==> inputs of job 6324 <==
Design eth_rx, start of the top module:
module eth_rx (
    input wire i_clk,
    input wire i_reset,
    input wire [31:0] i_xver_rx_data,
    output logic [31:0] m00_axis_tdata,
    output logic [3:0] m00_axis_tkeep,
    output logic m00_axis_tvalid,
    output logic m00_axis_tlast,
    output logic m00_axis_tuser
);
    wire [31:0] rx_gearbox_data_out, rx_descrambled_data;
    wire [1:0] rx_header;
    wire rx_data_valid, rx_header_valid;
    wire rx_gearbox_slip;
    wire [31:0] rx_decoded_data;
    wire [3:0] rx_decoded_ctl;
    rx_gearbox #(.REGISTER_OUTPUT(1))
    u_rx_gearbox (
        .i_clk(i_clk),
        .i_reset(i_reset),
        .i_data(i_xver_rx_data),
        .i_slip(rx_gearbox_slip),
        .o_data(rx_gearbox_data_out),
        .o_header(rx_header),
        .o_data_valid(rx_data_valid),
        .o_header_valid(rx_header_valid)
    );
    lock_state u_lock_state(
        .i_clk(i_clk),
        .i_reset(i_reset),
        .i_header(rx_header),
        .i_valid(rx_header_valid),
        .o_slip(rx_gearbox_slip)
    );
    scrambler #(
        .DESCRAMBLE(1)
    ) u_descrambler(
        .i_clk(i_clk),
        .i_reset(i_reset),
        .i_init_done(!i_reset),
        .i_pause(!rx_data_valid),
        .i_data(rx_gearbox_data_out),
        .o_data(rx_descrambled_data)
    );
    decoder u_decoder(
        .i_reset(i_reset),
        .i_rxc(i_clk),
        .i_rxd(rx_descrambled_data),
        .i_rx_header(rx_header),
        .i_rx_data_valid(rx_data_valid),
        .i_rx_header_valid(rx_header_valid),
        .o_rxd(rx_decoded_data),
        .o_rxctl(rx_decoded_ctl)
    );
    wire [3:0] early_term_loc;
    generate for (genvar gi = 0; gi < 4; gi++) begin: l_early_term_loc
  ...
Settings: LEC_CHECK=0, ABC_AREA=1, CAP_MARGIN=20, CELL_PAD_IN_SITES_DETAIL_PLACEMENT=0, CORE_MARGIN=2, CORE_UTILIZATION=68, CTS_CLUSTER_DIAMETER=354, GPL_TIMING_DRIVEN=1, HOLD_SLACK_MARGIN=0.29, PLACE_DENSITY_LB_ADDON=0.06, SLEW_MARGIN=20, TNS_END_PERCENT=5; clock period 8.38 ns.
run.sh (not shown) runs the stock make flow with config.mk's settings and CLKGATE_MAP_FILE=.
==> job 9525 (differences from job 6324) <==
CELL_PAD_IN_SITES_DETAIL_PLACEMENT = default   (was 0)
CORE_ASPECT_RATIO = 1.32   (was default)
CORE_UTILIZATION = 72   (was 68)
CTS_CLUSTER_DIAMETER = 321   (was 354)
CTS_CLUSTER_SIZE = 98   (was default)
GPL_TIMING_DRIVEN = default   (was 1)
HOLD_SLACK_MARGIN = default   (was 0.29)
PLACE_DENSITY = 0.42   (was default)
PLACE_DENSITY_LB_ADDON = default   (was 0.06)
TNS_END_PERCENT = 10   (was 5)
==> flow/constraint.sdc (replaced) <==
create_clock -name core_clock -period 2.78 [get_ports {i_clk}]
set_input_delay 0.5560 -clock core_clock [delete_from_list [all_inputs] [get_ports {i_clk}]]
set_output_delay 0.5560 -clock core_clock [all_outputs]
set_load 0.01 [all_outputs]
==> job 7968 (differences from job 6324) <==
ABC_AREA = default   (was 1)
CELL_PAD_IN_SITES_DETAIL_PLACEMENT = default   (was 0)
CORE_UTILIZATION = 70   (was 68)
CTS_CLUSTER_DIAMETER = 339   (was 354)
CTS_CLUSTER_SIZE = 20   (was default)
GPL_TIMING_DRIVEN = default   (was 1)
HOLD_SLACK_MARGIN = default   (was 0.29)
MAX_ROUTING_LAYER = met4   (was default)
PLACE_DENSITY = 0.64   (was default)
PLACE_DENSITY_LB_ADDON = default   (was 0.06)
TNS_END_PERCENT = default   (was 5)
==> flow/constraint.sdc (replaced) <==
create_clock -name core_clock -period 4.69 [get_ports {i_clk}]
set_input_delay 0.9380 -clock core_clock [delete_from_list [all_inputs] [get_ports {i_clk}]]
set_output_delay 0.9380 -clock core_clock [all_outputs]
set_load 0.01 [all_outputs]
==> results <==
In job 7968 the via count is lower than in job 6324, by 5.4%. Of job 7968 and job 6324, job 7968 has the higher clock power (gap about 7%, measured against job 6324). Sequential power: job 7968 is larger than job 6324 (about 80%). Synthesized cell count is the same in job 6324 and job 9525. Non-clock buffer count: job 6324 is lower than job 7968 (535). Job 7968 finished but failed the layout checks on negative setup slack. Job 9525 aborted during global routing (GRT-0116). Job 6324 ran to the end with no violations.
No activity file was given, so power comes from the tool's default toggle rates.
